job 101:
Design fadd_sub, start of the top module:
module fadd_sub(
  input logic        clk_i,
  input logic [31:0] operand_a,
  input logic [31:0] operand_b,
  output logic[31:0] result_o
);
Size: roughly 1,900 cells after synthesis, about 11,000 um^2 of cells after synthesis.
Settings: LEC_CHECK=0, ABC_AREA=1, CAP_MARGIN=20, CORE_MARGIN=2, CORE_UTILIZATION=66, CTS_CLUSTER_DIAMETER=173, CTS_CLUSTER_SIZE=99, PLACE_DENSITY=0.36, SLEW_MARGIN=20; clock period 8.75 ns.
run.sh (not shown) runs the stock make flow with config.mk's settings and CLKGATE_MAP_FILE=.
Final checks on job 101, whose flow otherwise completed, came back failing, citing setup timing.
--- input diff job 101..job 102 ---
# job 101
export LEC_CHECK = 0
export ABC_AREA = 1
export CAP_MARGIN = 20
export CORE_MARGIN = 2
export CORE_UTILIZATION = 66
export CTS_CLUSTER_DIAMETER = 173
export CTS_CLUSTER_SIZE = 99
export PLACE_DENSITY = 0.36
export SLEW_MARGIN = 20
create_clock -name core_clock -period 8.75 [get_ports {clk_i}]
# job 102
export LEC_CHECK = 0
export ABC_AREA = 1
export CAP_MARGIN = 20
export CORE_MARGIN = 2
export CORE_UTILIZATION = 66
export CTS_CLUSTER_DIAMETER = 375
export CTS_CLUSTER_SIZE = 99
export PLACE_DENSITY = 0.36
export SLEW_MARGIN = 20
export TNS_END_PERCENT = 5
create_clock -name core_clock -period 6.66 [get_ports {clk_i}]
Results
- Of job 101 and job 102, not a single run came through the flow clean.
- Job 101 completed end to end; final checks failed (setup timing).
- Changes observed in job 102 relative to job 101: synthesized cell count now sits at about the same level; cell count after placement picked up an extra 205; number of gates resized after cts went up 19.
- Re floorplan row count: no difference whatsoever between job 101 and job 102.
- Per the comparison of job 102 with job 101, last weighted congestion value of the routability-driven placer increased about 3%; number of flip-flops and latches in the synthesized netlist did not really move; instance area at placement up 13%.
The inputs of job 103 differ from those of job 102 as listed below.
# job 102
export LEC_CHECK = 0
export ABC_AREA = 1
export CAP_MARGIN = 20
export CORE_MARGIN = 2
export CORE_UTILIZATION = 66
export CTS_CLUSTER_DIAMETER = 375
export CTS_CLUSTER_SIZE = 99
export PLACE_DENSITY = 0.36
export SLEW_MARGIN = 20
export TNS_END_PERCENT = 5
create_clock -name core_clock -period 6.66 [get_ports {clk_i}]
# job 103
export LEC_CHECK = 0
export ABC_AREA = 1
export CAP_MARGIN = 20
export CORE_MARGIN = 2
export CORE_UTILIZATION = 57
export CTS_CLUSTER_DIAMETER = 222
export CTS_CLUSTER_SIZE = 96
export SLEW_MARGIN = 20
create_clock -name core_clock -period 8.32 [get_ports {clk_i}]
Looking at number of placed instances with taps included, job 103 sits 31 below job 102.
Post-cts resize count grows by more than a quarter when moving from job 102 to job 103.
Re H-tree depth: no difference whatsoever between job 103 and job 102.
The post-CTS repair timing setup buffer count number comes out lower for job 102 vs job 103.
To summarise job 103: no stage aborted, but the layout did not pass its checks, failing on setup timing.
From job 102 to job 103, area fraction in compound gates did not move at all.
Status: multiplexer fraction of the synthesized cell area parity (job 103, job 102)
Job 103 vs. job 102: simple-gate area share of the yosys netlist closely matched the old numbers; die area increased by 15% relative to the old numbers.
Job 103 ended with more post-placement setup slack than job 102.
Core footprint, job 103 and job 102: larger value in job 103
Comparing job 103 against job 102, there is no change at all in count of boundary I/O pins.


Starting RTL as in the previous note.
clock: 9.84 ns
lec_check: 0
cap_margin: 15
core_margin: 2
core_utilization: 72
cts_cluster_diameter: 45
cts_cluster_size: 62
max_routing_layer: met5
place_density: 0.35
setup_slack_margin: -0.12
slew_margin: 35
tns_end_percent: 95
The starting point died in global routing.
Then changed:
==> flow/config.mk (replaced) <==
export PLATFORM = sky130hd
export DESIGN_NAME = fadd_sub
export DESIGN_NICKNAME = fadd_sub
export VERILOG_FILES = /design/flow/design.v
export SDC_FILE = /design/flow/constraint.sdc
export NUM_CORES = 4
export LEC_CHECK = 0
export CAP_MARGIN = 20
export CORE_MARGIN = 2
export CORE_UTILIZATION = 23
export SLEW_MARGIN = 20
==> flow/constraint.sdc (replaced) <==
create_clock -name core_clock -period 18.6 [get_ports {clk_i}]
set_input_delay 3.7200 -clock core_clock [delete_from_list [all_inputs] [get_ports {clk_i}]]
set_output_delay 3.7200 -clock core_clock [all_outputs]
set_load 0.01 [all_outputs]
What happened:
- Now the flow passed the timing, design-rule and antenna checks
- synthesized cell count is unchanged
- die size grows to 3.0 times its value
- area after synthesis does not change
Then changed:
--- a/flow/config.mk
+++ b/flow/config.mk
@@ -9,3 +9,3 @@
 export CORE_MARGIN = 2
-export CORE_UTILIZATION = 23
+export CORE_UTILIZATION = 65
 export SLEW_MARGIN = 20
==> flow/constraint.sdc (replaced) <==
create_clock -name core_clock -period 9.44 [get_ports {clk_i}]
set_input_delay 1.8880 -clock core_clock [delete_from_list [all_inputs] [get_ports {clk_i}]]
set_output_delay 1.8880 -clock core_clock [all_outputs]
set_load 0.01 [all_outputs]
Effect: With this change the flow never finished: it broke off in global routing; area after synthesis does not change; synthesized cell count is unchanged; die area decreases by well over a third.
Then changed:
--- a/flow/config.mk
+++ b/flow/config.mk
@@ -10,2 +10,3 @@
 export CORE_UTILIZATION = 65
+export SETUP_SLACK_MARGIN = -0.13
 export SLEW_MARGIN = 20
==> flow/constraint.sdc (replaced) <==
create_clock -name core_clock -period 10.1 [get_ports {clk_i}]
set_input_delay 2.0200 -clock core_clock [delete_from_list [all_inputs] [get_ports {clk_i}]]
set_output_delay 2.0200 -clock core_clock [all_outputs]
set_load 0.01 [all_outputs]
=>
- With this change the flow produced a layout that fails on setup timing
- synthesized area is unchanged
- die area does not change
- synthesized cell count is unchanged
